`design/flow/design.v`:
```
module pixel_sort_asc (
	 input clk, reset, soft_rst,
	 input enable, 
	 input      [15:0] Pixel_in1, Pixel_in2, Pixel_in3, Pixel_in4 , Pixel_in5 , Pixel_in6, Pixel_in7, Pixel_in8,
	 output reg [15:0] Pixel_out1, Pixel_out2, Pixel_out3, Pixel_out4 , Pixel_out5 , Pixel_out6, Pixel_out7, Pixel_out8,    output reg valid_out
);
integer i, j;
reg [15:0] array [1:8]; 
reg [15:0] temp;
reg [15:0] in1, in2, in3, in4, in5, in6, in7, in8;
always @(posedge clk)
 begin
 if (reset)
     begin
	  in1 <= 0;
	  in2 <= 0; 
	  in3 <= 0; 
	  in4 <=	0;
	  in5 <=	0; 
	  in6 <=	0; 
	  in7 <=	0; 
	  in8 <=	0; 
	  valid_out <= 0; 
		 Pixel_out1 <= 0;
		 Pixel_out2 <= 0;
		 Pixel_out3 <= 0;
		 Pixel_out4 <= 0;
		 Pixel_out5 <= 0;
		 Pixel_out6 <= 0;
		 Pixel_out7 <= 0;
		 Pixel_out8 <= 0; 
	  end 
	  else if(soft_rst)
		 begin 
	    in1 <=  0;
		 in2 <=  0; 
	    in3 <=  0; 
	    in4 <=	0;
	    in5 <=	0; 
	    in6 <=	0; 
	    in7 <=	0; 
	    in8 <=	0; 
	    valid_out <= 0; 
		 Pixel_out1 <= 0;
		 Pixel_out2 <= 0;
		 Pixel_out3 <= 0;
		 Pixel_out4 <= 0;
		 Pixel_out5 <= 0;
		 Pixel_out6 <= 0;
		 Pixel_out7 <= 0;
		 Pixel_out8 <= 0; 
       end
		 else  if(enable)
		 begin
       valid_out <= 1;
		in1<= Pixel_in1;
		in2<= Pixel_in2; 
		in3<= Pixel_in3; 
		in4<= Pixel_in4;  
		in5<=	Pixel_in5; 
		in6<=	Pixel_in6; 
		in7<=	Pixel_in7; 
		in8<=	Pixel_in8; 
		 Pixel_out1 <= array[8];
		 Pixel_out2 <= array[7];
		 Pixel_out3 <= array[6];
		 Pixel_out4 <= array[5];
		 Pixel_out5 <= array[4];
		 Pixel_out6 <= array[3];
		 Pixel_out7 <= array[2];
		 Pixel_out8 <= array[1];
	  	end
		 else begin
		 valid_out <= 0;
		 in1 <=  0;
		 in2 <=  0; 
	    in3 <=  0; 
	    in4 <=	0;
	    in5 <=	0; 
	    in6 <=	0; 
	    in7 <=	0; 
	    in8 <=	0; 
		 Pixel_out1 <= 0;
		 Pixel_out2 <= 0;
		 Pixel_out3 <= 0;
		 Pixel_out4 <= 0;
		 Pixel_out5 <= 0;
		 Pixel_out6 <= 0;
		 Pixel_out7 <= 0;
		 Pixel_out8 <= 0; 
       end	
 end 
 always @(*)
  begin
 if (reset)
     begin
		 array[1] =  0; 
		 array[2] =	 0;
		 array[3] =  0;
		 array[4] =  0;
		 array[5] =  0;
		 array[6] =  0;
		 array[7] =  0;
		 array[8] =  0;
	  end 
	  else if(soft_rst)
		 begin 
	    array[1] =  0; 
		 array[2] =	 0;
		 array[3] =  0;
		 array[4] =  0;
		 array[5] =  0;
		 array[6] =  0;
		 array[7] =  0;
		 array[8] =  0;
	     end
	else  begin
			 array[1] =  Pixel_in1; 
			 array[2] =	 Pixel_in2;
			 array[3] =  Pixel_in3;
			 array[4] =  Pixel_in4;
			 array[5] =  Pixel_in5;
			 array[6] =  Pixel_in6;
			 array[7] =  Pixel_in7;
			 array[8] =  Pixel_in8;
 for ( i= 8; i>0; i=i-1) begin
		for(j=1; j<i; j=j+1) begin 
		 if (array[j] < array[j + 1])
          begin
            temp = array[j];
            array[j] = array[j + 1];
            array[j + 1] = temp;
				end
		   end
		end
	end
 end 
endmodule 
```
`design/flow/run.sh`:
```
#!/bin/bash
# the make line also repeats each setting of config.mk as NAME=value (left out here)
make -C /OpenROAD-flow-scripts/flow DESIGN_CONFIG=/design/flow/config.mk WORK_HOME=/design/flow/orfs CLKGATE_MAP_FILE= finish
```
`design/flow/config.mk`:
```
export PLATFORM = sky130hd
export DESIGN_NAME = pixel_sort_asc
export DESIGN_NICKNAME = pixel_sort_asc
export VERILOG_FILES = /design/flow/design.v
export SDC_FILE = /design/flow/constraint.sdc
export NUM_CORES = 4
export LEC_CHECK = 0
export ABC_AREA = 1
export CAP_MARGIN = 20
export CORE_ASPECT_RATIO = 0.5
export CORE_MARGIN = 2
export CORE_UTILIZATION = 72
export CTS_CLUSTER_DIAMETER = 294
export CTS_CLUSTER_SIZE = 99
export SETUP_SLACK_MARGIN = 4.04
export SLEW_MARGIN = 20
export TNS_END_PERCENT = 10
```
`design/flow/constraint.sdc`:
```
create_clock -name core_clock -period 19.6 [get_ports {clk}]
set_input_delay 3.9200 -clock core_clock [delete_from_list [all_inputs] [get_ports {clk}]]
set_output_delay 3.9200 -clock core_clock [all_outputs]
set_load 0.01 [all_outputs]
```
==> impl_metrics.yaml, run 1 <==
# flow metrics
status:
  status: "did not finish"
  tool.error: "[ERROR DPL-0038] Utilization greater than 100%, impossible to legalize"
  lastStage: "3_5_place_dp"
logic_synthesis:
  avgSynthCellArea_um2: 5.870
  synthFlopType: "dfxtp_1"
  synth.distinct_cells: 40
  yosys.area_share.simple_pct: 31.85
  synthArstFlopShare_pct: 0
  synth_warnings: 2
  postSynthCellCount: 3936
  ys_seq_share_pct: 11.18
  logic_family: "simple AND/OR/NAND/NOR gates"
  synth.most_common_cell: "nand2_1"
  ys_cells: 3936
  ys_sh_mux_pct: 0
  enable_flop_cells: 0
  top_cells_by_count: "nand2_1 (1214), o21ai_0 (739), ha_1 (387)"
  synth_top_area_share_pct: 20.96
  ys_top_cells_by_area: "ha_1 (21%), nand2_1 (20%), o21ai_0 (16%)"
  syn-num-nets: 4455
  ys_sh_adder_pct: 20.96
  xor_share_pct: 0
  yosys_area_um2: 23100
  synthAoiAreaFrac_pct: 25.59
  yosysTopAreaCell: "ha_1"
  synthesis.area_um2: 23100
  ys.flops: 129
placement:
  port_buffers: 260
  gp_routability_congestion: 1.082
floorplanning:
  core_um2: 31660
  fp_util_pct: 72.99
  std_cell_rows: 46
  fp.dieW_um: 257.3
  die-area_um2: 33630
  die_h_um: 130.7
  ioPinCount: 261
-- through the flow --
stage	setup TNS, ps	hold slack, ps	instance area (um^2)	setup slack (ps)
floorplan	-199120	4069	24380	-3937
global placement	-159500	4538	35110	-3461
==> run 2: changes to the inputs <==
- ABC_AREA: 1 -> not set
- CORE_ASPECT_RATIO: 0.5 -> not set
- CORE_UTILIZATION: 72 -> 58
- CTS_CLUSTER_DIAMETER: 294 -> not set
- CTS_CLUSTER_SIZE: 99 -> not set
- HOLD_SLACK_MARGIN: not set -> -0.09
- SETUP_SLACK_MARGIN: 4.04 -> -1.82
- TNS_END_PERCENT: 10 -> 5
- clock period: 19.6 -> 31.3 ns (I/O delays scaled with it)
==> run 2 against run 1 <==
Compared with the run above:
- the flow stops in 5_1_grt
- die size grew 29%
- area after synthesis up 4.7%
- synthesized cell count decreased by 9.3%
==> impl_metrics.yaml, run 2 <==
# flow metrics
logic_synthesis:
  ys_top_cells_by_area: "ha_1 (20%), dfxtp_1 (11%), a21oi_1 (8.9%)"
  synth.distinct_cells: 100
  top_cells_by_count: "nor2_1 (455), a21oi_1 (431), ha_1 (387)"
  ys_seq_share_pct: 10.67
  synth_top_area_share_pct: 20.01
  ys_sh_adder_pct: 20.24
  avgSynthCellArea_um2: 6.776
  ys.flops: 129
  logic_family: "AND-OR/OR-AND gates"
  synthArstFlopShare_pct: 0
  synth.most_common_cell: "nor2_1"
  postSynthCellCount: 3571
  ys_cells: 3571
  synthFlopType: "dfxtp_1"
  syn-num-nets: 4090
  ys_sh_mux_pct: 9.778
  enable_flop_cells: 0
  synthesis.area_um2: 24200
  yosys.area_share.simple_pct: 21.11
  xor_share_pct: 0
  yosysTopAreaCell: "ha_1"
  synthAoiAreaFrac_pct: 31.27
  yosys_area_um2: 24200
  synth_warnings: 2
floorplanning:
  fp_util_pct: 58.99
  die_h_um: 208.3
  die-area_um2: 43370
  ioPinCount: 261
  fp.dieW_um: 208.3
  std_cell_rows: 74
  core_um2: 41020
placement:
  port_buffers: 260
  gp_routability_congestion: 1.113
  dp.final_hpwl_mm: 96.35
  dpl.cell_count: 5506
status:
  tool.error: "[ERROR GRT-0116] Global routing finished with congestion. Check the congestion regions in the DRC Viewer."
  lastStage: "5_1_grt"
  status: "did not finish"
cts:
  cts_sinks: 129
  cts_buffer_depth: 2
  cts_made_buffers: 17
  h-tree-depth: 4
  cts-root-buf: "clkbuf_16"
  cts_hold_buf: 0
global_route:
  overflow: 703
  grt_use_total_pct: 78.58
-- run 2: repair_timing --
| item | CTS |
|---|---|
| buffers inserted | 10 |
| setup endpoints to repair | 48 |
| cloned | 1 |
| pin swaps | 15 |
| resized | 64 |
-- run 2: metrics by stage --
step / TNS [ps] / worst slack (ps) / area, um^2
after floorplan: -59410 / -1827 / 25170
after global placement: -74800 / -2160 / 37380
after CTS: -158340 / -3972 / 38320
after detailed placement: -176340 / -4329 / 37380
-- run 2: per-layer routing --
layer	GRT overflow	track usage, %
met5	1	31.59
met3	13	62.05
met2	456	98.58
met1	16	76.18
met4	217	79.66
==> run 3: changes to the inputs <==
- CORE_UTILIZATION: 58 -> 61
- SETUP_SLACK_MARGIN: -1.82 -> 5.0
- SLEW_MARGIN: 20 -> 40
- clock period: 31.3 -> 43.0 ns (I/O delays scaled with it)
==> run 3 against run 2 <==
Compared with the run above:
- area after synthesis stayed put
- die size fell by 4.8%
- synthesized cell count stayed put
- the run now finishes clean
==> impl_metrics.yaml, run 3 <==
# generated from flow reports
final_timing:
  rsz0062_at_grt: "yes"
  hold_violations: 0
  fin_ws_ps: 3874
  setup_viol: 0
  finalCritPeriodShare_pct: 90.99
  fin_setup_tns_ps: 0
  relSlewSlack_pct: 20.54
  drv_slew: 0
  tightest_slew_ps: 1192
  final.min_clock_period_ps: 39130
  max_freq_mhz: 25.56
logic_synthesis:
  synth_top_area_share_pct: 20.01
  ys.flops: 129
  synth.most_common_cell: "nor2_1"
  ys_cells: 3571
  ys_seq_share_pct: 10.67
  top_cells_by_count: "nor2_1 (455), a21oi_1 (431), ha_1 (387)"
  ys_top_cells_by_area: "ha_1 (20%), dfxtp_1 (11%), a21oi_1 (8.9%)"
  yosys.area_share.simple_pct: 21.11
  synth_warnings: 2
  enable_flop_cells: 0
  synthFlopType: "dfxtp_1"
  ys_sh_mux_pct: 9.778
  xor_share_pct: 0
  synth.distinct_cells: 100
  yosys_area_um2: 24200
  syn-num-nets: 4090
  ys_sh_adder_pct: 20.24
  logic_family: "AND-OR/OR-AND gates"
  synthAoiAreaFrac_pct: 31.27
  synthesis.area_um2: 24200
  yosysTopAreaCell: "ha_1"
  avgSynthCellArea_um2: 6.776
  postSynthCellCount: 3571
  synthArstFlopShare_pct: 0
setup_path:
  crit_arrival_ps: 39490
  slowest_stage: "mux2i_2"
  critPathTopFamily: "AND-OR/OR-AND gates"
  crit_type: "in2reg"
  max_stage_delay_ps: 610
  crit_start: "Pixel_in2[15]"
  cp_common_cell: "a21o_1"
  path_depth: 153
  cp-end-kind: "flop"
  path_max_fanout: 26
  worstPathRequired_ps: 43360
  crit_path_end: "Pixel_out7[10]$_SDFF_PP0_"
  critPathBufInv: 24
  critPathLaunchType: "primary input"
placement:
  gp_routability_congestion: 1.130
  dpl.cell_count: 4286
  port_buffers: 260
  dp.final_hpwl_mm: 74.45
  pre_cts_slack_ps: -289.0
global_route:
  antenna_found_initial: 9
  grt_use_met1_pct: 53.65
  grt_pass1_wl_mm: 148.9
  met3_usage_pct: 11.54
  grt_pass1_vias: 28540
  grt_use_total_pct: 45.19
  overflow: 0
  grt_start_max_net_pins: 80
  grt_use_met2_pct: 73.71
  top_usage_layer: "met2"
drt:
  wl_per_cell_um: 24.54
  drc_errors: 0
  drtIter0Drc: 6145
  firstDrtPassIters: 11
  wl_mm: 112.4
  vias: 32960
  vias_per_cell: 7.197
  drtAntennaViolNets: 0
cts:
  cts-root-buf: "clkbuf_16"
  clk_pin_slew_worst_paths_ps: 80
  cts_buffer_depth: 2
  cts_tree: "yes"
  cts_sinks: 129
  h-tree-depth: 4
  cts_made_buffers: 17
hold_path:
  min_from: "Pixel_in8[8]"
  holdPathStages: 3
  hold_class: "in2reg"
  worstHoldEndpoint: "Pixel_out1[8]$_SDFF_PP0_"
floorplanning:
  die_h_um: 203.2
  fp.dieW_um: 203.2
  fp_util_pct: 62.18
  std_cell_rows: 72
  core_um2: 38920
  die-area_um2: 41280
  ioPinCount: 261
job:
  warning_count: 30
  cap_viol_max_count: 0
cells_and_area:
  finalNetCount: 4561
  fin_cells: 4579
  fillers: 2291
  syn2layout_area_growth_pct: 37.36
  final_util_pct: 85.41
status:
  status: "finished clean"
## run 3: layout make-up
type	instances	area (um^2)	area share, %
timing repair buffer	588	5557	16.72
tap	518	648.1	1.950
clock buffer	19	452.9	1.363
antenna	6	15.01	0.04517
multi-input combinational	3027	22760	68.48
clock inverter	13	175.2	0.5270
sequential	129	2582	7.770
inverter	279	1047	3.151
## run 3: routing by layer
layer  wire (um)  up-vias
li1            -    13950
met1       38460    14670
met2       48120     3265
met3       15780     1069
met4        9972        8
met5          52        -
## run 3: stage by stage
stage / hold slack (ps) / cell area (um^2)
CTS: 8791 / 30150
floorplan: 8748 / 24380
detailed placement: 9262 / 27790
global placement: 9258 / 27760
global route: 8764 / 33220
finish: 8775 / 33240
## run 3: what timing repair did
item	CTS	global route
buffers inserted	70	145
hold endpoints to repair	0	0
gates cloned	16	24
pin swaps	35	105
resized	246	392
hold buffers	0	0
endpoints found under the setup margin	64	48
==> run 4: changes to the inputs <==
- CORE_UTILIZATION: 61 -> 57
- SLEW_MARGIN: 40 -> 35
- clock period: 43.0 -> 35.2 ns (I/O delays scaled with it)
==> run 4 against run 3 <==
Compared with the run above:
- largest cell class unchanged
- via count is 6.8% higher
- final area is 11% higher
- synthesized cell count stayed put
- die size is 6.9% higher
- the layout now fails its checks (max-capacitance violations, max-slew violations, negative setup slack)
- global-route usage is 1.3 points higher
- setup slack worse by 6000 ps
- utilization is 2.4 points higher
- first-iteration DRC count is 9.2% higher
==> impl_metrics.yaml, run 4 <==
# generated from flow reports
floorplanning:
  fp_util_pct: 57.69
  die-area_um2: 44110
  fp.dieW_um: 210.0
  die_h_um: 210.0
  std_cell_rows: 75
  ioPinCount: 261
  core_um2: 41950
hold_path:
  worstHoldEndpoint: "Pixel_out1[6]$_SDFF_PP0_"
  holdPathStages: 3
  min_from: "Pixel_in8[6]"
  hold_class: "in2reg"
global_route:
  grt_pass1_vias: 31240
  grt_start_max_net_pins: 89
  overflow: 0
  grt_pass1_wl_mm: 164.3
  antenna_found_initial: 12
  grt_use_total_pct: 46.48
cts:
  cts_hold_buf: 0
  cts_sinks: 129
  cts_buffer_depth: 2
  cts_made_buffers: 17
  cts-root-buf: "clkbuf_16"
  cts_tree: "yes"
  clk_pin_slew_worst_paths_ps: 60
  h-tree-depth: 4
cells_and_area:
  finalNetCount: 4819
  final_util_pct: 87.80
  fillers: 2127
  syn2layout_area_growth_pct: 52.20
placement:
  pre_cts_slack_ps: -2180
  dp.final_hpwl_mm: 77.13
  port_buffers: 260
  gp_routability_congestion: 1.142
status:
  status: "failed layout checks"
  check.faults: "max-capacitance violations, max-slew violations, negative setup slack"
drt:
  drtAntennaViolNets: 0
  drc_errors: 0
  wl_mm: 127.3
  wl_per_cell_um: 26.20
  vias_per_cell: 7.242
  drtIter0Drc: 6709
  firstDrtPassIters: 14
  vias: 35200
setup_path:
  crit_type: "in2reg"
  slowest_stage: "o21ai_0"
  crit_start: "Pixel_in1[0]"
  critPathTopFamily: "AND-OR/OR-AND gates"
  critPathLaunchType: "primary input"
  cp-end-kind: "flop"
  path_depth: 149
  worstPathRequired_ps: 35530
  crit_path_end: "Pixel_out8[8]$_SDFF_PP0_"
  path_max_fanout: 18
  max_stage_delay_ps: 1480
  crit_arrival_ps: 37610
  cp_common_cell: "a21oi_2"
  critPathBufInv: 30
logic_synthesis:
  ys_cells: 3571
  ys_seq_share_pct: 10.67
  ys_sh_mux_pct: 9.778
  ys_top_cells_by_area: "ha_1 (20%), dfxtp_1 (11%), a21oi_1 (8.9%)"
  ys.flops: 129
  yosys.area_share.simple_pct: 21.11
  synthAoiAreaFrac_pct: 31.27
  synth_top_area_share_pct: 20.01
  enable_flop_cells: 0
  synthFlopType: "dfxtp_1"
  logic_family: "AND-OR/OR-AND gates"
  synth.distinct_cells: 100
  postSynthCellCount: 3571
  top_cells_by_count: "nor2_1 (455), a21oi_1 (431), ha_1 (387)"
  yosysTopAreaCell: "ha_1"
  yosys_area_um2: 24200
  ys_sh_adder_pct: 20.24
  xor_share_pct: 0
  avgSynthCellArea_um2: 6.776
  synthesis.area_um2: 24200
  syn-num-nets: 4090
  synth.most_common_cell: "nor2_1"
  synthArstFlopShare_pct: 0
  synth_warnings: 2
job:
  cap_viol_max_count: 2
  warning_count: 32
final_timing:
  drv_slew: 4
  hold_violations: 0
  rsz0062_at_grt: "yes"
  max_freq_mhz: 26.83
  setup_viol: 34
  final.min_clock_period_ps: 37280
  finalCritPeriodShare_pct: 105.9
  tightest_slew_ps: 1955
  relSlewSlack_pct: -31.71
  fin_ws_ps: -2077
==> run 4: cell type report <==
class | instances | area [um^2] | share of cell area, %
antenna | 8 | 20.02 | 0.05436
clock buffer | 18 | 429.2 | 1.165
clock inverter | 14 | 177.7 | 0.4824
inverter | 279 | 1069 | 2.901
multi-input combinational | 3017 | 23950 | 65.04
sequential | 129 | 2582 | 7.012
tap | 539 | 674.4 | 1.831
timing repair buffer | 856 | 7921 | 21.51
==> run 4: repair_timing <==
item	in CTS	in global routing
hold endpoints to repair	0	0
pin swaps	155	176
cloned	30	4
gates resized	538	358
setup buffers	223	103
setup endpoints to repair	80	79
==> run 4: metrics by stage <==
stage | hold slack, ps | instances | TNS [ps] | cell area, um^2
after CTS | 7239 | 4744 | 0 | 34560
after global routing | 7260 | 4853 | -95050 | 36810
after floorplan | 7187 | 3571 | 0 | 25320
after global placement | 7701 | 4459 | -37590 | 29550
final | 7233 | 4860 | -60460 | 36830
after detailed placement | 7698 | 4459 | -70870 | 29550
==> run 4: per-layer routing <==
metal,vias to the layer above,wire (um),GRT usage [%]
met2,3461,52580,75.72
met5,-,353,0
li1,14470,-,-
met4,18,13460,30.81
met1,15780,42490,54.13
met3,1469,18460,11.80
==> run 5: changes to the inputs <==
- CORE_UTILIZATION: 57 -> 66
- CTS_CLUSTER_DIAMETER: not set -> 93
- CTS_CLUSTER_SIZE: not set -> 78
- HOLD_SLACK_MARGIN: -0.09 -> 0.3
- SETUP_SLACK_MARGIN: 5.0 -> -2.0
- SLEW_MARGIN: 35 -> 20
- clock period: 35.2 -> 35.3 ns (I/O delays scaled with it)
==> run 5 against run 4 <==
Compared with the run above:
- the flow now stops in 5_1_grt
- synthesized cell count is the same
- area after synthesis is the same
- die size shrank 13%
==> impl_metrics.yaml, run 5 <==
# flow metrics
status:
  status: "did not finish"
  lastStage: "5_1_grt"
  tool.error: "[ERROR GRT-0232] Routing congestion too high. Check the congestion heatmap in the GUI."
floorplanning:
  die-area_um2: 38210
  core_um2: 36350
  fp_util_pct: 66.57
  std_cell_rows: 70
  ioPinCount: 261
  fp.dieW_um: 195.5
  die_h_um: 195.5
logic_synthesis:
  synthFlopType: "dfxtp_1"
  synth.distinct_cells: 100
  avgSynthCellArea_um2: 6.776
  ys.flops: 129
  yosysTopAreaCell: "ha_1"
  enable_flop_cells: 0
  synth_warnings: 2
  xor_share_pct: 0
  yosys.area_share.simple_pct: 21.11
  syn-num-nets: 4090
  synth.most_common_cell: "nor2_1"
  logic_family: "AND-OR/OR-AND gates"
  postSynthCellCount: 3571
  synthesis.area_um2: 24200
  yosys_area_um2: 24200
  synthAoiAreaFrac_pct: 31.27
  ys_top_cells_by_area: "ha_1 (20%), dfxtp_1 (11%), a21oi_1 (8.9%)"
  ys_sh_adder_pct: 20.24
  top_cells_by_count: "nor2_1 (455), a21oi_1 (431), ha_1 (387)"
  synth_top_area_share_pct: 20.01
  ys_seq_share_pct: 10.67
  synthArstFlopShare_pct: 0
  ys_sh_mux_pct: 9.778
  ys_cells: 3571
cts:
  h-tree-depth: 4
  cts_sinks: 129
  cts_buffer_depth: 2
  cts_made_buffers: 17
  cts-root-buf: "clkbuf_16"
placement:
  gp_routability_congestion: 1.152
  pre_cts_slack_ps: -2711
  port_buffers: 260
  dp.final_hpwl_mm: 80.58
global_route:
  grt_use_total_pct: 69.78
  overflow: 55
run 5: layer usage:
layer,track usage [%],overflow
met2,90.54,33
met1,71.00,1
met3,50.90,0
met5,26.82,0
met4,62.60,21
run 5: stage by stage:
step,hold slack (ps),area (um^2),std cells,TNS [ps]
after detailed placement,7721,31310,4705,-91650
after global placement,7713,31310,4705,-28210
after floorplan,7208,24280,3571,-60740
after CTS,7243,32050,4746,-59530
run 5: timing repair:
item / CTS
setup buffers: 8
hold buffers: 0
pin swaps: 3
gates cloned: 1
gates resized: 20
setup endpoints to repair: 32
==> run 6: changes to the inputs <==
- CORE_UTILIZATION: 66 -> 58
- CTS_CLUSTER_DIAMETER: 93 -> 38
- CTS_CLUSTER_SIZE: 78 -> not set
- HOLD_SLACK_MARGIN: 0.3 -> -0.09
- clock period: 35.3 -> 33.2 ns (I/O delays scaled with it)
==> run 6 against run 5 <==
Compared with the run above:
- the run again fails in 5_1_grt
- synthesized cell count unchanged
- area after synthesis unchanged
- die size up 13%
==> impl_metrics.yaml, run 6 <==
# flow metrics
status:
  status: "did not finish"
  lastStage: "5_1_grt"
  tool.error: "[ERROR GRT-0232] Routing congestion too high. Check the congestion heatmap in the GUI."
logic_synthesis:
  synthesis.area_um2: 24200
  ys.flops: 129
  synth.distinct_cells: 100
  avgSynthCellArea_um2: 6.776
  ys_sh_adder_pct: 20.24
  ys_sh_mux_pct: 9.778
  synth_top_area_share_pct: 20.01
  postSynthCellCount: 3571
  ys_cells: 3571
  synthArstFlopShare_pct: 0
  enable_flop_cells: 0
  yosys_area_um2: 24200
  ys_top_cells_by_area: "ha_1 (20%), dfxtp_1 (11%), a21oi_1 (8.9%)"
  top_cells_by_count: "nor2_1 (455), a21oi_1 (431), ha_1 (387)"
  yosysTopAreaCell: "ha_1"
  synthFlopType: "dfxtp_1"
  ys_seq_share_pct: 10.67
  logic_family: "AND-OR/OR-AND gates"
  synthAoiAreaFrac_pct: 31.27
  yosys.area_share.simple_pct: 21.11
  syn-num-nets: 4090
  xor_share_pct: 0
  synth.most_common_cell: "nor2_1"
  synth_warnings: 2
floorplanning:
  fp.dieW_um: 208.3
  core_um2: 41020
  fp_util_pct: 58.99
  die_h_um: 208.3
  die-area_um2: 43370
  std_cell_rows: 74
  ioPinCount: 261
placement:
  dp.final_hpwl_mm: 91.12
  port_buffers: 260
  pre_cts_slack_ps: -3482
  gp_routability_congestion: 1.182
  dpl.cell_count: 5336
cts:
  cts_hold_buf: 0
  cts_buffer_depth: 2
  h-tree-depth: 4
  cts-root-buf: "clkbuf_16"
  cts_sinks: 129
  cts_made_buffers: 17
global_route:
  overflow: 627
  grt_use_total_pct: 85.05
-- run 6: routing by layer --
metal / GRT usage [%] / overflow
met1: 82.82 / 25
met2: 99.45 / 375
met3: 75.20 / 34
met4: 83.01 / 189
met5: 54.84 / 4
-- run 6: repair_timing --
| item | in CTS |
|---|---|
| setup endpoints to repair | 32 |
| gates resized | 98 |
| pin swaps | 22 |
| setup buffers | 31 |
| cloned | 3 |
| endpoints found under the hold margin | 0 |
-- run 6: metrics by stage --
stage / instance area (um^2) / util (%)
after floorplan: 24620 / -
after CTS: 36970 / 90.12
after detailed placement: 35790 / 87.25
after global placement: 35790 / 87.25
==> run 7: changes to the inputs <==
- CTS_CLUSTER_DIAMETER: 38 -> not set
- HOLD_SLACK_MARGIN: -0.09 -> not set
- PLACE_DENSITY: not set -> 0.64
- SETUP_SLACK_MARGIN: -2.0 -> 1.0
- TNS_END_PERCENT: 5 -> 20
- clock period: 33.2 -> 20.2 ns (I/O delays scaled with it)
==> run 7 against run 6 <==
Compared with the run above:
- the run fails in 4_1_cts
- area after synthesis is the same
- synthesized cell count stayed put
- die size stayed put
==> impl_metrics.yaml, run 7 <==
# flow metrics
logic_synthesis:
  ys_sh_mux_pct: 9.778
  synthFlopType: "dfxtp_1"
  postSynthCellCount: 3571
  ys_sh_adder_pct: 20.24
  xor_share_pct: 0
  synthesis.area_um2: 24200
  enable_flop_cells: 0
  synthArstFlopShare_pct: 0
  synth_top_area_share_pct: 20.01
  top_cells_by_count: "nor2_1 (455), a21oi_1 (431), ha_1 (387)"
  synth.most_common_cell: "nor2_1"
  synth.distinct_cells: 100
  yosysTopAreaCell: "ha_1"
  logic_family: "AND-OR/OR-AND gates"
  yosys.area_share.simple_pct: 21.11
  ys_seq_share_pct: 10.67
  synthAoiAreaFrac_pct: 31.27
  ys.flops: 129
  ys_cells: 3571
  ys_top_cells_by_area: "ha_1 (20%), dfxtp_1 (11%), a21oi_1 (8.9%)"
  syn-num-nets: 4090
  avgSynthCellArea_um2: 6.776
  yosys_area_um2: 24200
  synth_warnings: 2
placement:
  dp.final_hpwl_mm: 113.1
  placed_area_um2: 38780
  port_buffers: 260
  gp_routability_congestion: 1.112
  dpl.cell_count: 5679
status:
  lastStage: "4_1_cts"
  tool.error: "[ERROR DPL-0038] Utilization greater than 100%, impossible to legalize"
  status: "did not finish"
floorplanning:
  die_h_um: 208.3
  std_cell_rows: 74
  core_um2: 41020
  fp.dieW_um: 208.3
  die-area_um2: 43370
  ioPinCount: 261
  fp_util_pct: 58.99
-- run 7: metrics by stage --
step,worst slack (ps),hold WS (ps)
after floorplan,-10550,4187
after global placement,-11310,4697
after detailed placement,-14310,4706
==> run 8: changes to the inputs <==
- CORE_UTILIZATION: 58 -> 57
- MAX_ROUTING_LAYER: not set -> met4
- PLACE_DENSITY: 0.64 -> not set
- PLACE_DENSITY_LB_ADDON: not set -> 0.09
- TNS_END_PERCENT: 20 -> not set
==> run 8 against run 7 <==
Compared with the run above:
- die size up 1.7%
- area after synthesis stayed put
- the flow again stops in 4_1_cts
- synthesized cell count unchanged
==> impl_metrics.yaml, run 8 <==
# flow metrics
status:
  status: "did not finish"
  lastStage: "4_1_cts"
  tool.error: "[ERROR DPL-0038] Utilization greater than 100%, impossible to legalize"
logic_synthesis:
  synthFlopType: "dfxtp_1"
  ys_cells: 3571
  ys.flops: 129
  ys_sh_adder_pct: 20.24
  yosysTopAreaCell: "ha_1"
  top_cells_by_count: "nor2_1 (455), a21oi_1 (431), ha_1 (387)"
  logic_family: "AND-OR/OR-AND gates"
  yosys.area_share.simple_pct: 21.11
  synth.distinct_cells: 100
  yosys_area_um2: 24200
  synthAoiAreaFrac_pct: 31.27
  syn-num-nets: 4090
  ys_seq_share_pct: 10.67
  ys_sh_mux_pct: 9.778
  avgSynthCellArea_um2: 6.776
  ys_top_cells_by_area: "ha_1 (20%), dfxtp_1 (11%), a21oi_1 (8.9%)"
  enable_flop_cells: 0
  synthesis.area_um2: 24200
  xor_share_pct: 0
  synth_warnings: 2
  postSynthCellCount: 3571
  synthArstFlopShare_pct: 0
  synth_top_area_share_pct: 20.01
  synth.most_common_cell: "nor2_1"
floorplanning:
  fp.dieW_um: 210.0
  fp_util_pct: 57.69
  ioPinCount: 261
  core_um2: 41950
  std_cell_rows: 75
  die_h_um: 210.0
  die-area_um2: 44110
placement:
  placed_area_um2: 38760
  gp_routability_congestion: 1.169
  dp.final_hpwl_mm: 107.5
  pre_cts_slack_ps: -14180
  port_buffers: 260
[run 8: per-stage QoR]
stage               util [%]  std cells
floorplan                  -       3571
global placement       92.41       5672
detailed placement     92.41       5672
==> run 9: changes to the inputs <==
- ABC_AREA: not set -> 1
- CORE_UTILIZATION: 57 -> 65
- CTS_CLUSTER_SIZE: not set -> 93
- MAX_ROUTING_LAYER: met4 -> not set
- PLACE_DENSITY: not set -> 0.36
- PLACE_DENSITY_LB_ADDON: 0.09 -> not set
- SETUP_SLACK_MARGIN: 1.0 -> -1.88
- TNS_END_PERCENT: not set -> 15
- clock period: 20.2 -> 24.0 ns (I/O delays scaled with it)
==> run 9 against run 8 <==
Compared with the run above:
- area after synthesis is 4.5% lower
- the run fails in 5_1_grt
- die size is 16% lower
- synthesized cell count is 10% higher
==> impl_metrics.yaml, run 9 <==
# flow metrics
logic_synthesis:
  synthAoiAreaFrac_pct: 25.59
  yosys.area_share.simple_pct: 31.85
  ys_cells: 3936
  synthesis.area_um2: 23100
  ys.flops: 129
  synth_warnings: 2
  postSynthCellCount: 3936
  ys_sh_mux_pct: 0
  enable_flop_cells: 0
  logic_family: "simple AND/OR/NAND/NOR gates"
  yosys_area_um2: 23100
  synth.most_common_cell: "nand2_1"
  top_cells_by_count: "nand2_1 (1214), o21ai_0 (739), ha_1 (387)"
  avgSynthCellArea_um2: 5.870
  yosysTopAreaCell: "ha_1"
  xor_share_pct: 0
  synth.distinct_cells: 40
  synthFlopType: "dfxtp_1"
  synthArstFlopShare_pct: 0
  syn-num-nets: 4455
  ys_seq_share_pct: 11.18
  ys_sh_adder_pct: 20.96
  synth_top_area_share_pct: 20.96
  ys_top_cells_by_area: "ha_1 (21%), nand2_1 (20%), o21ai_0 (16%)"
cts:
  cts_hold_buf: 0
  cts-root-buf: "clkbuf_16"
  h-tree-depth: 4
  cts_buffer_depth: 2
  cts_made_buffers: 17
  cts_sinks: 129
floorplanning:
  fp.dieW_um: 192.5
  core_um2: 35310
  die_h_um: 192.5
  fp_util_pct: 65.43
  std_cell_rows: 69
  die-area_um2: 37070
  ioPinCount: 261
status:
  tool.error: "[ERROR GRT-0116] Global routing finished with congestion. Check the congestion regions in the DRC Viewer."
  lastStage: "5_1_grt"
  status: "did not finish"
placement:
  dp.final_hpwl_mm: 81.85
  gp_routability_congestion: 1.081
  pre_cts_slack_ps: -2226
  port_buffers: 260
global_route:
  grt_use_total_pct: 91.08
  overflow: 589
## run 9: through the flow
stage / cell area [um^2] / hold slack (ps) / std cells
CTS: 33260 / 4934 / 5380
global placement: 32420 / 5408 / 5341
floorplan: 23460 / 4949 / 3936
detailed placement: 32420 / 5422 / 5341
## run 9: routing by layer
layer  overflow  global-route usage [%]
met5         15                   66.76
met4        161                   92.66
met3         53                   83.07
met2        311                   101.7
met1         49                   88.79
## run 9: timing repair
item                                    4_1_cts
endpoints found under the setup margin       32
buffers inserted                              9
pin swaps                                    12
cloned                                        2
gates resized                                50
==> run 10: changes to the inputs <==
- ABC_AREA: 1 -> not set
- CORE_UTILIZATION: 65 -> 15
- CTS_CLUSTER_SIZE: 93 -> not set
- PLACE_DENSITY: 0.36 -> not set
- SETUP_SLACK_MARGIN: -1.88 -> 1.0
- TNS_END_PERCENT: 15 -> not set
- clock period: 24.0 -> 36.5 ns (I/O delays scaled with it)
==> run 10 against run 9 <==
Compared with the run above:
- now clean on timing, DRC and antenna
- area after synthesis increased by 4.7%
- die size increased to 4.4 times the previous value
- synthesized cell count decreased by 9.3%
==> impl_metrics.yaml, run 10 <==
# generated from flow reports
logic_synthesis:
  synthArstFlopShare_pct: 0
  synthAoiAreaFrac_pct: 31.27
  enable_flop_cells: 0
  syn-num-nets: 4090
  yosys.area_share.simple_pct: 21.11
  avgSynthCellArea_um2: 6.776
  yosysTopAreaCell: "ha_1"
  logic_family: "AND-OR/OR-AND gates"
  synth_top_area_share_pct: 20.01
  yosys_area_um2: 24200
  ys_sh_mux_pct: 9.778
  xor_share_pct: 0
  synth_warnings: 2
  ys_seq_share_pct: 10.67
  synth.most_common_cell: "nor2_1"
  top_cells_by_count: "nor2_1 (455), a21oi_1 (431), ha_1 (387)"
  synthesis.area_um2: 24200
  ys_top_cells_by_area: "ha_1 (20%), dfxtp_1 (11%), a21oi_1 (8.9%)"
  synth.distinct_cells: 100
  ys_cells: 3571
  ys_sh_adder_pct: 20.24
  ys.flops: 129
  synthFlopType: "dfxtp_1"
  postSynthCellCount: 3571
final_timing:
  fin_setup_tns_ps: 0
  final.min_clock_period_ps: 34600
  finalCritPeriodShare_pct: 94.79
  rsz0062_at_grt: "no"
  tightest_slew_ps: 1028
  hold_slack_ps: 7522
  hold_violations: 0
  drv_slew: 0
  setup_viol: 0
  relSlewSlack_pct: 31.06
  max_freq_mhz: 28.90
cts:
  cts_hold_buf: 0
  cts-root-buf: "clkbuf_16"
  cts_made_buffers: 17
  clk_pin_slew_worst_paths_ps: 70
  cts_buffer_depth: 2
  h-tree-depth: 4
  cts_sinks: 129
  cts_tree: "yes"
setup_path:
  cp_common_cell: "buf_4"
  slowest_stage: "clkdlybuf4s50_1"
  path_depth: 162
  crit_path_end: "Pixel_out7[0]$_SDFF_PP0_"
  worstPathRequired_ps: 36880
  crit_start: "Pixel_in2[11]"
  crit_type: "in2reg"
  critPathLaunchType: "primary input"
  crit_arrival_ps: 34980
  path_max_fanout: 18
  critPathTopFamily: "AND-OR/OR-AND gates"
  max_stage_delay_ps: 490
  cp-end-kind: "flop"
  critPathBufInv: 31
floorplanning:
  fp.dieW_um: 405.6
  core_um2: 160400
  ioPinCount: 261
  std_cell_rows: 147
  fp_util_pct: 15.09
  die_h_um: 405.6
  die-area_um2: 164500
job:
  cap_viol_max_count: 0
  warning_count: 26
global_route:
  overflow: 0
  top_usage_layer: "met2"
  grt_use_met2_pct: 24.23
  grt_pass1_vias: 27950
  grt_use_met1_pct: 16.59
  met3_usage_pct: 1.914
  grt_pass1_wl_mm: 170.7
  grt_use_total_pct: 13.53
  antenna_found_initial: 22
  grt_start_max_net_pins: 78
drt:
  firstDrtPassIters: 5
  wl_mm: 119.2
  drtAntennaViolNets: 0
  wl_per_cell_um: 17.95
  vias: 29940
  drc_errors: 0
  drtIter0Drc: 1943
  vias_per_cell: 4.508
hold_path:
  worstHoldEndpoint: "Pixel_out1[15]$_SDFF_PP0_"
  min_from: "Pixel_in8[15]"
  holdPathStages: 3
  hold_class: "in2reg"
placement:
  port_buffers: 260
  dp.final_hpwl_mm: 100.3
  gp_routability_congestion: 0.9353
cells_and_area:
  fillers: 17760
  logic_area_um2: 22370
  flop_area_um2: 2582
  final_util_pct: 23.89
  finalNetCount: 4982
  syn2layout_area_growth_pct: 58.33
status:
  status: "finished clean"
## run 10: area by class of cell
class,instances,share of cell area (%)
Multi-Input combinational cell,3007,58.39
Sequential cell,129,6.741
Tap cell,2160,7.054
Timing Repair Buffer,1029,23.52
Antenna cell,6,0.03919
Clock inverter,14,0.3788
Clock buffer,18,1.146
Inverter,279,2.733
## run 10: repair_timing
action | in CTS | in global routing
buffers inserted | 27 | 96
gates cloned | 4 | 18
resized | 111 | 470
pin swaps | 25 | 162
setup endpoints to repair | 33 | 48
## run 10: layer usage
metal | up-vias | part of all wire (%)
li1 | 14790 | -
met1 | 14060 | 42
met2 | 882 | 50
met3 | 181 | 4.6
met4 | 30 | 3.2
met5 | - | 0.15
## run 10: metrics by stage
| step | instances | setup slack, ps | cell area (um^2) |
|---|---|---|---|
| detailed placement | 6459 | -923.7 | 34200 |
| floorplan | 3571 | 1001 | 24790 |
| global placement | 6459 | -475.9 | 34200 |
| CTS | 6522 | 1003 | 35450 |
| finish | 6642 | 1902 | 38310 |
| global route | 6641 | 515.3 | 38310 |
==> run 11: changes to the inputs <==
- CORE_UTILIZATION: 15 -> 66
- CTS_CLUSTER_SIZE: not set -> 78
- HOLD_SLACK_MARGIN: not set -> 0.3
- SETUP_SLACK_MARGIN: 1.0 -> -2.0
- TNS_END_PERCENT: not set -> 5
- clock period: 36.5 -> 36.0 ns (I/O delays scaled with it)
==> run 11 against run 10 <==
Compared with the run above:
- the layout now fails its checks (negative setup slack)
- die size shrank 77%
- critical path depth shrank 9
- setup slack lost 5100 ps
- global-route usage grew 35 points
- first-iteration DRC count grew to 3.3 times the previous value
- hold slack lost 96 ps
- non-clock buffer count shrank 390
- routed wire length shrank 10%
- count of clock-buffer cells in the layout grew 2
- utilization grew 63 points
- via count grew 9.3%
==> impl_metrics.yaml, run 11 <==
# generated from flow reports
setup_path:
  max_stage_delay_ps: 1120
  critPathLaunchType: "primary input"
  slowest_stage: "mux2i_1"
  crit_path_end: "Pixel_out7[0]$_SDFF_PP0_"
  worstPathRequired_ps: 36340
  path_max_fanout: 26
  critPathTopFamily: "AND-OR/OR-AND gates"
  cp-end-kind: "flop"
  crit_type: "in2reg"
  critPathBufInv: 21
  crit_start: "Pixel_in1[11]"
  path_depth: 153
  crit_arrival_ps: 39530
  cp_common_cell: "a21oi_1"
logic_synthesis:
  synthFlopType: "dfxtp_1"
  synth.most_common_cell: "nor2_1"
  yosys_area_um2: 24200
  synth_warnings: 2
  ys_sh_adder_pct: 20.24
  yosysTopAreaCell: "ha_1"
  yosys.area_share.simple_pct: 21.11
  enable_flop_cells: 0
  ys_cells: 3571
  synth.distinct_cells: 100
  ys.flops: 129
  ys_top_cells_by_area: "ha_1 (20%), dfxtp_1 (11%), a21oi_1 (8.9%)"
  ys_seq_share_pct: 10.67
  logic_family: "AND-OR/OR-AND gates"
  synthAoiAreaFrac_pct: 31.27
  postSynthCellCount: 3571
  ys_sh_mux_pct: 9.778
  top_cells_by_count: "nor2_1 (455), a21oi_1 (431), ha_1 (387)"
  synthesis.area_um2: 24200
  synthArstFlopShare_pct: 0
  syn-num-nets: 4090
  synth_top_area_share_pct: 20.01
  avgSynthCellArea_um2: 6.776
  xor_share_pct: 0
drt:
  wl_met1_mm: 36.08
  wl_per_cell_um: 23.41
  dr_wl_met3_mm: 16.13
  drtAntennaViolNets: 0
  drc_errors: 0
  route.met2.wl_mm: 44.17
  wl_mm: 106.8
  highest_layer: "met5"
  vias: 32730
  drtIter0Drc: 6356
  firstDrtPassIters: 14
  vias_per_cell: 7.174
floorplanning:
  std_cell_rows: 70
  fp.dieW_um: 195.5
  die_h_um: 195.5
  ioPinCount: 261
  fp_util_pct: 66.57
  core_um2: 36350
  die-area_um2: 38210
cts:
  cts_buffer_depth: 2
  cts_tree: "yes"
  h-tree-depth: 4
  clk_pin_slew_worst_paths_ps: 60
  cts_made_buffers: 17
  cts_sinks: 129
  cts-root-buf: "clkbuf_16"
placement:
  port_buffers: 260
  dp.final_hpwl_mm: 75.05
  gp_routability_congestion: 1.172
final_timing:
  finalCritPeriodShare_pct: 108.9
  tightest_slew_ps: 1368
  final.min_clock_period_ps: 39190
  setup_viol: 48
  hold_violations: 0
  max_freq_mhz: 25.52
  relSlewSlack_pct: 6.186
  drv_slew: 0
  fin_ws_ps: -3187
hold_path:
  min_from: "Pixel_in8[10]"
  worstHoldEndpoint: "Pixel_out1[10]$_SDFF_PP0_"
  holdPathStages: 3
  hold_class: "in2reg"
global_route:
  overflow: 0
  grt_start_max_net_pins: 94
  antenna_found_initial: 5
  grt_pass1_wl_mm: 147.9
  grt_pass1_vias: 28760
  grt_use_total_pct: 48.17
job:
  cap_viol_max_count: 0
  warning_count: 28
cells_and_area:
  final_util_pct: 86.98
  finalNetCount: 4600
  syn2layout_area_growth_pct: 30.66
status:
  check.faults: "negative setup slack"
  status: "failed layout checks"
## run 11: metal layers
metal / global-route usage (%) / vias up
li1: - / 14000
met1: 56.65 / 14410
met3: 14.82 / 1118
met2: 76.42 / 3185
met4: 30.42 / 14
met5: 0 / -
## run 11: area by class of cell
cell class | instances | area, um^2
Antenna cell | 2 | 5.005
Clock buffer | 20 | 456.7
Clock inverter | 10 | 136.4
Fill cell | 2054 | 4732
Inverter | 279 | 1047
Multi-Input combinational cell | 3015 | 21130
Sequential cell | 129 | 2582
Tap cell | 468 | 585.6
Timing Repair Buffer | 639 | 5674
## run 11: what timing repair did
action                     in CTS  in global routing
cloned                          0                 15
setup endpoints to repair      32                 48
pin swaps                       1                 45
hold buffers                    0                  0
gates resized                  19                235
setup buffers                   0                 77
## run 11: metrics by stage
step,worst slack (ps),cell area (um^2),setup TNS [ps],std cells,hold WS (ps)
after floorplan,-1940,24230,-59020,3571,7348
after global placement,-1109,29380,-34170,4452,7871
after detailed placement,-2621,29380,-94040,4452,7873
after CTS,-1942,30060,-57170,4482,7427
after global routing,-5332,31610,-185150,4560,7443
final,-3187,31620,-106760,4562,7426
==> run 12: changes to the inputs <==
- CORE_ASPECT_RATIO: not set -> 0.5
- CORE_UTILIZATION: 66 -> 58
- CTS_CLUSTER_DIAMETER: not set -> 54
- CTS_CLUSTER_SIZE: 78 -> 98
- HOLD_SLACK_MARGIN: 0.3 -> not set
- PLACE_DENSITY_LB_ADDON: not set -> 0.3
- clock period: 36.0 -> 38.0 ns (I/O delays scaled with it)
==> run 12 against run 11 <==
Compared with the run above:
- the layout still fails its checks (negative setup slack)
- via count down 8.2%
- count of clock-buffer cells in the layout shrank 1
- die size rose by 14%
- utilization fell by 14 points
- global-route usage fell by 8.5 points
- sequential cell count unchanged
- sequential share of layout area increased by 0.45 points
- first-iteration DRC count fell by 30%
- critical endpoint is now Pixel_out8[8]$_SDFF_PP0_
==> impl_metrics.yaml, run 12 <==
# generated from flow reports
final_timing:
  relSlewSlack_pct: 35.35
  fin_ws_ps: -1156
  finalCritPeriodShare_pct: 103.0
  hold_violations: 0
  drv_slew: 0
  setup_viol: 32
  final.min_clock_period_ps: 39160
  max_freq_mhz: 25.54
  tightest_slew_ps: 942.7
logic_synthesis:
  top_cells_by_count: "nor2_1 (455), a21oi_1 (431), ha_1 (387)"
  ys_sh_mux_pct: 9.778
  postSynthCellCount: 3571
  ys_sh_adder_pct: 20.24
  ys_top_cells_by_area: "ha_1 (20%), dfxtp_1 (11%), a21oi_1 (8.9%)"
  enable_flop_cells: 0
  ys.flops: 129
  logic_family: "AND-OR/OR-AND gates"
  yosys_area_um2: 24200
  synth_top_area_share_pct: 20.01
  synthFlopType: "dfxtp_1"
  synthAoiAreaFrac_pct: 31.27
  synthesis.area_um2: 24200
  synth.distinct_cells: 100
  synth.most_common_cell: "nor2_1"
  xor_share_pct: 0
  syn-num-nets: 4090
  yosys.area_share.simple_pct: 21.11
  synth_warnings: 2
  ys_cells: 3571
  yosysTopAreaCell: "ha_1"
  ys_seq_share_pct: 10.67
  synthArstFlopShare_pct: 0
  avgSynthCellArea_um2: 6.776
cells_and_area:
  fin_cells: 4492
  syn2layout_area_growth_pct: 23.86
  stdcell_area_um2: 29970
  finalNetCount: 4458
  logic_area_um2: 20490
  fillers: 3202
  flop_area_um2: 2582
floorplanning:
  die-area_um2: 43470
  fp_util_pct: 59.31
  die_h_um: 148.4
  core_um2: 40790
  ioPinCount: 261
  std_cell_rows: 52
  fp.dieW_um: 292.9
job:
  warning_count: 26
  cap_viol_max_count: 0
drt:
  vias_per_cell: 6.691
  drc_errors: 0
  drtIter0Drc: 4478
  n_antenna_cell: 0
  vias: 30060
  wl_mm: 93.99
  drtAntennaViolNets: 0
  firstDrtPassIters: 10
  wl_per_cell_um: 20.92
cts:
  cts-root-buf: "clkbuf_16"
  clk_pin_slew_worst_paths_ps: 70
  cts_buffer_depth: 2
  h-tree-depth: 4
  cts_sinks: 129
  cts_made_buffers: 17
  cts_tree: "yes"
  cts_hold_buf: 0
setup_path:
  crit_arrival_ps: 39480
  crit_start: "Pixel_in2[1]"
  crit_path_end: "Pixel_out8[8]$_SDFF_PP0_"
  max_stage_delay_ps: 720
  cp_common_cell: "a21oi_1"
  slowest_stage: "o21ai_0"
  crit_type: "in2reg"
  path_depth: 151
  critPathLaunchType: "primary input"
  path_max_fanout: 50
  critPathTopFamily: "AND-OR/OR-AND gates"
  worstPathRequired_ps: 38320
  cp-end-kind: "flop"
  critPathBufInv: 18
hold_path:
  holdPathStages: 3
  min_from: "Pixel_in8[2]"
  worstHoldEndpoint: "Pixel_out1[2]$_SDFF_PP0_"
  hold_class: "in2reg"
placement:
  gp_routability_congestion: 1.136
  dp.final_hpwl_mm: 75.35
  port_buffers: 260
  dpl.cell_count: 4431
  placed_area_um2: 28740
global_route:
  overflow: 0
  grt_start_max_net_pins: 55
  grt_use_total_pct: 39.71
  grt_pass1_wl_mm: 138.6
  grt_pass1_vias: 26240
  antenna_found_initial: 0
status:
  status: "failed layout checks"
  check.faults: "negative setup slack"
==> run 12: area by class of cell <==
| type | count | share of cell area, % |
|---|---|---|
| Clock buffer | 19 | 1.511 |
| Inverter | 279 | 3.494 |
| Timing Repair Buffer | 502 | 15.34 |
| Clock inverter | 13 | 0.4216 |
| Multi-Input combinational cell | 3010 | 68.36 |
| Sequential cell | 129 | 8.617 |
| Tap cell | 540 | 2.254 |
==> run 12: metrics by stage <==
step	hold slack (ps)	setup WS, ps	TNS (ps)	util (%)
final	7820	-1156	-34990	73.47
after global routing	7818	-2411	-75990	73.47
after CTS	7809	-1897	-56330	71.87
after detailed placement	8267	-2117	-64170	70.44
after global placement	8260	-920.1	-26220	70.44
after floorplan	7748	-1533	-46320	-
==> run 12: timing repair <==
action	CTS	global route
gates resized	1	106
pin swaps	0	10
endpoints found under the setup margin	26	48
gates cloned	0	7
hold endpoints to repair	0	0
buffers inserted	0	26
==> run 12: metal layers <==
metal	up-vias	track usage, %	part of all wire (%)	wire length, um
met3	488	8.144	14	12850
met1	13490	53.24	39	36900
met2	2346	61.16	42	39010
met4	0	18.74	5.6	5230
met5	-	0	0	0
li1	13730	-	-	-
==> run 13: changes to the inputs <==
- CAP_MARGIN: 20 -> 25
- CELL_PAD_IN_SITES_DETAIL_PLACEMENT: not set -> 2
- CELL_PAD_IN_SITES_GLOBAL_PLACEMENT: not set -> 0
- CORE_ASPECT_RATIO: 0.5 -> not set
- CORE_MARGIN: 2 -> 9
- CORE_UTILIZATION: 58 -> 43
- CTS_CLUSTER_DIAMETER: 54 -> 72
- CTS_CLUSTER_SIZE: 98 -> not set
- GPL_ROUTABILITY_DRIVEN: not set -> 0
- GPL_TIMING_DRIVEN: not set -> 0
- MIN_ROUTING_LAYER: not set -> met1
- PLACE_DENSITY_LB_ADDON: 0.3 -> not set
- SETUP_SLACK_MARGIN: -2.0 -> -0.91
- SLEW_MARGIN: 20 -> 10
- TNS_END_PERCENT: 5 -> 75
- clock period: 38.0 -> 36.9 ns (I/O delays scaled with it)
==> run 13 against run 12 <==
Compared with the run above:
- the flow now stops in 3_5_place_dp
- synthesized cell count stayed put
- area after synthesis stayed put
- die size is 50% higher
==> impl_metrics.yaml, run 13 <==
# flow metrics
logic_synthesis:
  synthesis.area_um2: 24200
  synth_top_area_share_pct: 20.01
  synthFlopType: "dfxtp_1"
  ys_top_cells_by_area: "ha_1 (20%), dfxtp_1 (11%), a21oi_1 (8.9%)"
  xor_share_pct: 0
  synthAoiAreaFrac_pct: 31.27
  yosys.area_share.simple_pct: 21.11
  ys_seq_share_pct: 10.67
  synth.distinct_cells: 100
  syn-num-nets: 4090
  enable_flop_cells: 0
  synthArstFlopShare_pct: 0
  synth_warnings: 2
  postSynthCellCount: 3571
  yosysTopAreaCell: "ha_1"
  avgSynthCellArea_um2: 6.776
  yosys_area_um2: 24200
  ys_sh_adder_pct: 20.24
  logic_family: "AND-OR/OR-AND gates"
  ys.flops: 129
  ys_sh_mux_pct: 9.778
  ys_cells: 3571
  top_cells_by_count: "nor2_1 (455), a21oi_1 (431), ha_1 (387)"
  synth.most_common_cell: "nor2_1"
floorplanning:
  die-area_um2: 65130
  std_cell_rows: 86
  die_h_um: 255.2
  core_um2: 55420
  fp.dieW_um: 255.2
  ioPinCount: 261
  fp_util_pct: 43.66
status:
  tool.error: "[ERROR DPL-0033] detailed placement checks failed during check placement."
  status: "did not finish"
  lastStage: "3_5_place_dp"
placement:
  port_buffers: 260
run 13: metrics by stage:
| step | setup slack (ps) | setup TNS (ps) | cells | hold slack [ps] |
|---|---|---|---|---|
| 2_1_floorplan | -912.2 | -26140 | 3571 | 7528 |
| 3_3_place_gp | -9015 | -466270 | 4579 | 8038 |
==> run 14: changes to the inputs <==
- CAP_MARGIN: 25 -> 20
- CELL_PAD_IN_SITES_DETAIL_PLACEMENT: 2 -> not set
- CELL_PAD_IN_SITES_GLOBAL_PLACEMENT: 0 -> 3
- CORE_ASPECT_RATIO: not set -> 0.5
- CORE_MARGIN: 9 -> 2
- CORE_UTILIZATION: 43 -> 40
- CTS_CLUSTER_DIAMETER: 72 -> 310
- CTS_CLUSTER_SIZE: not set -> 32
- GPL_ROUTABILITY_DRIVEN: 0 -> not set
- GPL_TIMING_DRIVEN: 0 -> not set
- HOLD_SLACK_MARGIN: not set -> -0.09
- MIN_ROUTING_LAYER: met1 -> not set
- SETUP_SLACK_MARGIN: -0.91 -> -2.0
- SLEW_MARGIN: 10 -> 20
- TNS_END_PERCENT: 75 -> 10
- clock period: 36.9 -> 38.0 ns (I/O delays scaled with it)
==> run 14 against run 13 <==
Compared with the run above:
- synthesized cell count stayed put
- area after synthesis stayed put
- the run fails in 3_3_place_gp
- die size is 3.9% lower
==> impl_metrics.yaml, run 14 <==
# flow metrics
status:
  status: "did not finish"
  lastStage: "3_3_place_gp"
  tool.error: "[ERROR GPL-0301] Utilization 100.969 % exceeds 100%."
logic_synthesis:
  syn-num-nets: 4090
  ys_cells: 3571
  enable_flop_cells: 0
  synthFlopType: "dfxtp_1"
  ys.flops: 129
  synthAoiAreaFrac_pct: 31.27
  synthesis.area_um2: 24200
  top_cells_by_count: "nor2_1 (455), a21oi_1 (431), ha_1 (387)"
  postSynthCellCount: 3571
  ys_sh_mux_pct: 9.778
  yosys_area_um2: 24200
  synth_top_area_share_pct: 20.01
  logic_family: "AND-OR/OR-AND gates"
  synth_warnings: 2
  xor_share_pct: 0
  avgSynthCellArea_um2: 6.776
  synth.most_common_cell: "nor2_1"
  ys_top_cells_by_area: "ha_1 (20%), dfxtp_1 (11%), a21oi_1 (8.9%)"
  synth.distinct_cells: 100
  synthArstFlopShare_pct: 0
  yosysTopAreaCell: "ha_1"
  yosys.area_share.simple_pct: 21.11
  ys_sh_adder_pct: 20.24
  ys_seq_share_pct: 10.67
floorplanning:
  die_h_um: 177.9
  fp.dieW_um: 351.8
  ioPinCount: 261
  std_cell_rows: 63
  die-area_um2: 62600
  fp_util_pct: 40.66
  core_um2: 59510
==> run 15: changes to the inputs <==
- CELL_PAD_IN_SITES_GLOBAL_PLACEMENT: 3 -> not set
- CORE_ASPECT_RATIO: 0.5 -> not set
- CORE_MARGIN: 2 -> 10
- CORE_UTILIZATION: 40 -> 58
- CTS_CLUSTER_DIAMETER: 310 -> 170
- CTS_CLUSTER_SIZE: 32 -> 98
- HOLD_SLACK_MARGIN: -0.09 -> not set
- SETUP_SLACK_MARGIN: -2.0 -> -1.77
- TNS_END_PERCENT: 10 -> not set
==> run 15 against run 14 <==
Compared with the run above:
- now fails the layout checks on negative setup slack
- area after synthesis unchanged
- die size down 20%
- synthesized cell count unchanged
==> impl_metrics.yaml, run 15 <==
# generated from flow reports
logic_synthesis:
  yosysTopAreaCell: "ha_1"
  postSynthCellCount: 3571
  ys_sh_adder_pct: 20.24
  ys_top_cells_by_area: "ha_1 (20%), dfxtp_1 (11%), a21oi_1 (8.9%)"
  logic_family: "AND-OR/OR-AND gates"
  synth.distinct_cells: 100
  enable_flop_cells: 0
  yosys_area_um2: 24200
  ys.flops: 129
  ys_sh_mux_pct: 9.778
  synthFlopType: "dfxtp_1"
  ys_seq_share_pct: 10.67
  yosys.area_share.simple_pct: 21.11
  synth_top_area_share_pct: 20.01
  avgSynthCellArea_um2: 6.776
  synthAoiAreaFrac_pct: 31.27
  xor_share_pct: 0
  ys_cells: 3571
  synth.most_common_cell: "nor2_1"
  synthesis.area_um2: 24200
  synth_warnings: 2
  syn-num-nets: 4090
  synthArstFlopShare_pct: 0
  top_cells_by_count: "nor2_1 (455), a21oi_1 (431), ha_1 (387)"
cts:
  cts_hold_buf: 0
  clk_pin_slew_worst_paths_ps: 60
  cts_tree: "yes"
  h-tree-depth: 4
  cts-root-buf: "clkbuf_16"
  cts_sinks: 129
  cts_buffer_depth: 2
  cts_made_buffers: 17
final_timing:
  fin_setup_tns_ps: -8517
  hold_violations: 0
  tightest_slew_ps: 1161
  fin_ws_ps: -334.0
  finalCritPeriodShare_pct: 100.9
  setup_viol: 32
  drv_slew: 0
  final.min_clock_period_ps: 38330
  relSlewSlack_pct: 22.37
  hold_slack_ps: 7809
  max_freq_mhz: 26.09
setup_path:
  critPathLaunchType: "primary input"
  crit_type: "in2reg"
  crit_arrival_ps: 38680
  slowest_stage: "clkdlybuf4s50_1"
  path_depth: 176
  cp_common_cell: "a21oi_1"
  cp-end-kind: "flop"
  max_stage_delay_ps: 490
  critPathBufInv: 19
  critPathTopFamily: "AND-OR/OR-AND gates"
  path_max_fanout: 28
  worstPathRequired_ps: 38350
  crit_start: "Pixel_in2[1]"
  crit_path_end: "Pixel_out8[5]$_SDFF_PP0_"
placement:
  gp_routability_congestion: 1.167
  port_buffers: 260
  dp.final_hpwl_mm: 79.57
  dpl.cell_count: 4440
drt:
  firstDrtPassIters: 10
  drc_errors: 0
  vias_per_cell: 6.581
  drtAntennaViolNets: 0
  n_antenna_cell: 0
  drtIter0Drc: 4240
  wl_per_cell_um: 22.01
  vias: 29730
  wl_mm: 99.43
hold_path:
  holdPathStages: 3
  worstHoldEndpoint: "Pixel_out1[6]$_SDFF_PP0_"
  hold_class: "in2reg"
  min_from: "Pixel_in8[6]"
floorplanning:
  std_cell_rows: 74
  ioPinCount: 261
  fp_util_pct: 58.99
  die_h_um: 224.3
  fp.dieW_um: 224.3
  die-area_um2: 50290
  core_um2: 41020
global_route:
  grt_start_max_net_pins: 73
  grt_pass1_vias: 27950
  antenna_found_initial: 0
  grt_pass1_wl_mm: 148.6
  overflow: 0
  grt_use_total_pct: 36.51
cells_and_area:
  syn2layout_area_growth_pct: 26.02
  fin_cells: 4518
  finalNetCount: 4492
job:
  warning_count: 28
  cap_viol_max_count: 0
status:
  check.faults: "negative setup slack"
  status: "failed layout checks"
## run 15: final cells by class
type,instances,area (um^2)
inverters,279,1047
repair buffers,533,4827
well taps,532,665.6
flip-flops and latches,129,2582
clock buffers,20,446.7
clock inverters,12,157.7
fillers,3332,10520
multi-input cells,3013,20770
## run 15: metal layers
metal / GRT usage (%) / vias up / part of all wire, %
li1: - / 13790 / -
met4: 17.83 / 0 / 5.1
met2: 60.01 / 1986 / 45
met3: 8.237 / 432 / 11
met5: 0 / - / 0
met1: 44.29 / 13520 / 39
## run 15: through the flow
| stage | util [%] | setup WS [ps] | instance area [um^2] |
|---|---|---|---|
| global placement | 70.29 | -554.7 | 28830 |
| detailed placement | 70.29 | -1920 | 28830 |
| finish | 74.34 | -334.0 | 30490 |
| floorplan | - | -1533 | 24200 |
| global route | 74.34 | -2045 | 30490 |
| CTS | 71.76 | -1747 | 29430 |
## run 15: repair_timing
item	4_1_cts	5_1_grt
setup endpoints to repair	0	48
setup buffers	0	43
gates resized	0	173
